== run 1 ==
// izhikevich_neuron
module izhikevich_neuron #(parameter DT = 16'h0100)  
(
    input wire clk,
    input wire rst,
    input wire [15:0] I,           
    output reg spike               
);
Size: about 1600 cells after synthesis, roughly 33 flip-flops, ~19 I/O pins, roughly 15000 um^2 of cells after synthesis.
make LEC_CHECK=0 CAP_MARGIN=20 CORE_MARGIN=2 CORE_UTILIZATION=72 CTS_CLUSTER_DIAMETER=193 CTS_CLUSTER_SIZE=98 PLACE_DENSITY=0.38 SLEW_MARGIN=20 TNS_END_PERCENT=10 finish   # period 10.2 ns
run.sh (not shown) runs the stock make flow with config.mk's settings and CLKGATE_MAP_FILE=.
[flow] run 1 | stages: complete | final checks: fail | reason: setup timing
Edits applied to the flow inputs when going from run 1 to run 2:
# run 1
export LEC_CHECK = 0
export CAP_MARGIN = 20
export CORE_MARGIN = 2
export CORE_UTILIZATION = 72
export CTS_CLUSTER_DIAMETER = 193
export CTS_CLUSTER_SIZE = 98
export PLACE_DENSITY = 0.38
export SLEW_MARGIN = 20
export TNS_END_PERCENT = 10
create_clock -name core_clock -period 10.2 [get_ports {clk}]
# run 2
export LEC_CHECK = 0
export CAP_MARGIN = 5
export CORE_MARGIN = 2
export CORE_UTILIZATION = 72
export CTS_CLUSTER_DIAMETER = 193
export CTS_CLUSTER_SIZE = 98
export HOLD_SLACK_MARGIN = -0.07
export PLACE_DENSITY = 0.6
export SLEW_MARGIN = 20
create_clock -name core_clock -period 10.2 [get_ports {clk}]
Notes after the runs:
Run 2: flow complete, layout not clean; failing: setup timing. Of run 2 and run 1, the run reporting the higher fraction of area in multi-input gates was run 1. Taking run 1 as the reference point, the area growth from synthesis to layout of run 2 rises by 6.5 points. The cell type of the slowest stage on the worst timing path comes out sky130_fd_sc_hd__fa_1 in one run and sky130_fd_sc_hd__dfstp_2 in the other, namely in run 2 and run 1 respectively. [run 2] non-clock buffer count rose 41 relative to run 1. Run 2 against run 1: cell count has increased; minimum setup slack in the final design dropped 0.90 ns; final worst-path cycle share now larger. Where design area is concerned, run 1 is better than run 2.
Input changes introduced in run 3 (baseline for comparison: run 2):
# run 2
export LEC_CHECK = 0
export CAP_MARGIN = 5
export CORE_MARGIN = 2
export CORE_UTILIZATION = 72
export CTS_CLUSTER_DIAMETER = 193
export CTS_CLUSTER_SIZE = 98
export HOLD_SLACK_MARGIN = -0.07
export PLACE_DENSITY = 0.6
export SLEW_MARGIN = 20
create_clock -name core_clock -period 10.2 [get_ports {clk}]
# run 3
export LEC_CHECK = 0
export ABC_AREA = 1
export CAP_MARGIN = 20
export CORE_MARGIN = 2
export CORE_UTILIZATION = 72
export MAX_ROUTING_LAYER = met4
export PLACE_DENSITY_LB_ADDON = 0.08
export SLEW_MARGIN = 20
create_clock -name core_clock -period 6.49 [get_ports {clk}]
Findings:
Half-perimeter wire length after detailed placement (run 3 / run 2): 1.3
Compared with run 2, cell count after synthesis in run 3 increased by more than 10%.
Run 2 → run 3: synthesized-area fraction occupied by adder cells fell 3.7 points; area figure in the yosys stat output went up.
In the summary table, run 3 is marked failed, with error GRT-0232 raised in 5_1_grt.
The synthesized area per cell in run 2 is 1.16 times that in run 3.
Delta (run 3 minus run 2): post-synthesis cell type count decreased 7; share of the synthesized netlist area taken by xor and xnor gates fell by 2.5 points; floorplan-stage core utilization dropped 0.27 points; quantity of I/O buffers inserted on ports comparable; total placed instance area increased about 9%.


## job 4527
The RTL this note starts from:
==> flow/design.v <==
module izhikevich_neuron #(parameter DT = 16'h0100)  
(
    input wire clk,
    input wire rst,
    input wire [15:0] I,           
    output reg spike               
);
    reg signed [15:0] v, u;
    wire signed [15:0] a = 16'h0051;    
    wire signed [15:0] b = 16'h0200;    
    wire signed [15:0] c = -16'sd16640;  
    wire signed [15:0] d = 16'h0800;    
    wire signed [15:0] v_sq;
    wire signed [15:0] term1, term2, term3, dv_raw, du_raw;
    wire signed [15:0] bv;
    localparam signed [15:0] V_THRESH = 16'd7680;  
    cordic_mult sq_v (.x(v), .y(v), .out(v_sq));
    cordic_mult mul_004 (.x(16'h0148), .y(v_sq), .out(term1));
    cordic_mult mul_5v (.x(16'h0500), .y(v), .out(term2));
    assign term3 = 16'd35840;  
    assign dv_raw = term1 + term2 + term3 - u + I;
    cordic_mult mul_bv (.x(b), .y(v), .out(bv));
    assign du_raw = (bv - u);
    wire signed [15:0] du;
    cordic_mult mul_a (.x(a), .y(du_raw), .out(du));
    wire signed [31:0] dv_dt = dv_raw * $signed(DT);
    wire signed [31:0] du_dt = du * $signed(DT);
    always @(posedge clk or posedge rst) begin
        if (rst) begin
            v <= c;
            u <= 0;
            spike <= 0;
        end else begin
            if (v >= V_THRESH) begin
                v <= c;
                u <= u + d;
                spike <= 1;
            end else begin
                v <= v + dv_dt[23:8];  
                u <= u + du_dt[23:8];
                spike <= 0;
            end
        end
    end
endmodule
module cordic_mult(
    input signed [15:0] x,
    input signed [15:0] y,
    output signed [15:0] out
);
    wire signed [31:0] temp;
    assign temp = x * y;
    assign out = temp[23:8];  
endmodule
export LEC_CHECK = 0
export ABC_AREA = 1
export CAP_MARGIN = 20
export CORE_ASPECT_RATIO = 0.92
export CORE_MARGIN = 2
export CORE_UTILIZATION = 72
export CTS_CLUSTER_DIAMETER = 320
export CTS_CLUSTER_SIZE = 10
export PLACE_DENSITY = 0.6
export SETUP_SLACK_MARGIN = 3.96
export SLEW_MARGIN = 20
export TNS_END_PERCENT = 10
create_clock -name core_clock -period 13.4 [get_ports {clk}]
Job 4527 ended with every stage complete and zero timing, DRC or antenna violations.
## Diff of input files: job 7770 against job 4527
- clearing TNS_END_PERCENT, which used to be 10
- clearing CTS_CLUSTER_DIAMETER, which used to be 320
- clearing SETUP_SLACK_MARGIN, which used to be 3.96
- clearing CORE_ASPECT_RATIO, which used to be 0.92
- swapping 72 for 40 in CORE_UTILIZATION
- clearing CTS_CLUSTER_SIZE, which used to be 10
- clearing ABC_AREA, which used to be 1
- swapping 13.4 for 11.7 in the clock period (ns, I/O delays scaled along)
### Flow results
Job 7770 closes out successfully: all stages finished, all timing, DRC and antenna checks passed.
Job 7770: layout clock buffer count higher than job 4527
In the flow results for job 4527 and job 7770, the synthesized cell count is smaller on job 7770.
Taking job 4527 as the reference, in job 7770 final cell count fell by 207; total number of cells along the worst setup path fell by 2.
diff inputs: job 7770 => job 5570
- MAX_ROUTING_LAYER now met4, previously not set
- PLACE_DENSITY no longer set, was 0.6
- ABC_AREA now 1, previously not set
- CORE_UTILIZATION now 72, was 40
- the clock period (ns, I/O delays scaled along) now 6.49, was 11.7
## What came out
- Job 5570 terminated abnormally: global routing reported GRT-0232.
- The number of rows created at floorplan in job 5570 sits 16 below the value recorded for job 7770.
- Looking only at pre-placement core utilization, and setting everything else aside, the higher value of job 5570 and job 7770 goes to job 5570.
- | die area | job 5570 vs job 7770 | 0.015 sq mm lower |
- Cmp job 5570 and job 7770 / fraction of the mapped netlist area in adder cells / higher: job 7770
- Relative to job 7770, the mapped cell area of job 5570 is higher by 7.1%.
- [compare] base=job 7770 new=job 5570: pre-CTS worst setup slack went down 4550 ps, total instance count after detailed placement saw an increase.
The inputs of job 4481 differ from those of job 5570 as listed below.
- a deleted ABC_AREA that had been 1
- an added CELL_PAD_IN_SITES_DETAIL_PLACEMENT of 1
- a change of CORE_UTILIZATION from 72 to 41
- a deleted MAX_ROUTING_LAYER that had been met4
- a change of the clock period (ns, I/O delays scaled along) from 6.49 to 12.0
## What came out
Having completed the whole flow, job 4481 delivered a layout that passed the timing, DRC and antenna checks.
Number of gates given a new drive strength after cts: job 4481 < job 5570
Synthesized cell count (job 4481 over job 5570): decrease, 389
Count of standard-cell rows went up by more than a quarter going from job 5570 to job 4481.
Die size (job 4481 vs. job 5570) increases by more than half
[compare] base=job 5570 new=job 4481: netlist area before placement lower; synthesized chip area reported by yosys lower; post-synthesis register bit count roughly the same.
What job 2499 does differently from job 4481 at the input level:
- an added TNS_END_PERCENT of 10
- an added CTS_CLUSTER_SIZE of 100
- an added ABC_AREA of 0
- a deleted CELL_PAD_IN_SITES_DETAIL_PLACEMENT that had been 1
- an added CTS_CLUSTER_DIAMETER of 331
- a change of CORE_UTILIZATION from 41 to 25
- an added PLACE_DENSITY of 0.91
- Of job 2499 and job 4481, the lower fraction of met1 tracks used by global routing belongs to job 2499.
- Job 2499 ended up with a lower total of cells resized after clock tree synthesis than job 4481 did.
- Route | job 2499 vs job 4481 | wire shorter in job 2499
- Re final worst setup slack: job 4481 was higher than job 2499.
- Between job 4481 and job 2499, the met3 track demand over resource figures differ only marginally.
- Taking job 4481 as the reference, in job 2499 initial antenna violation count rose 1, area of combinational cells with multiple inputs comparable.
- Share of the cycle needed by the critical path after routing ended up 0.23 points higher on job 2499 than on job 4481.
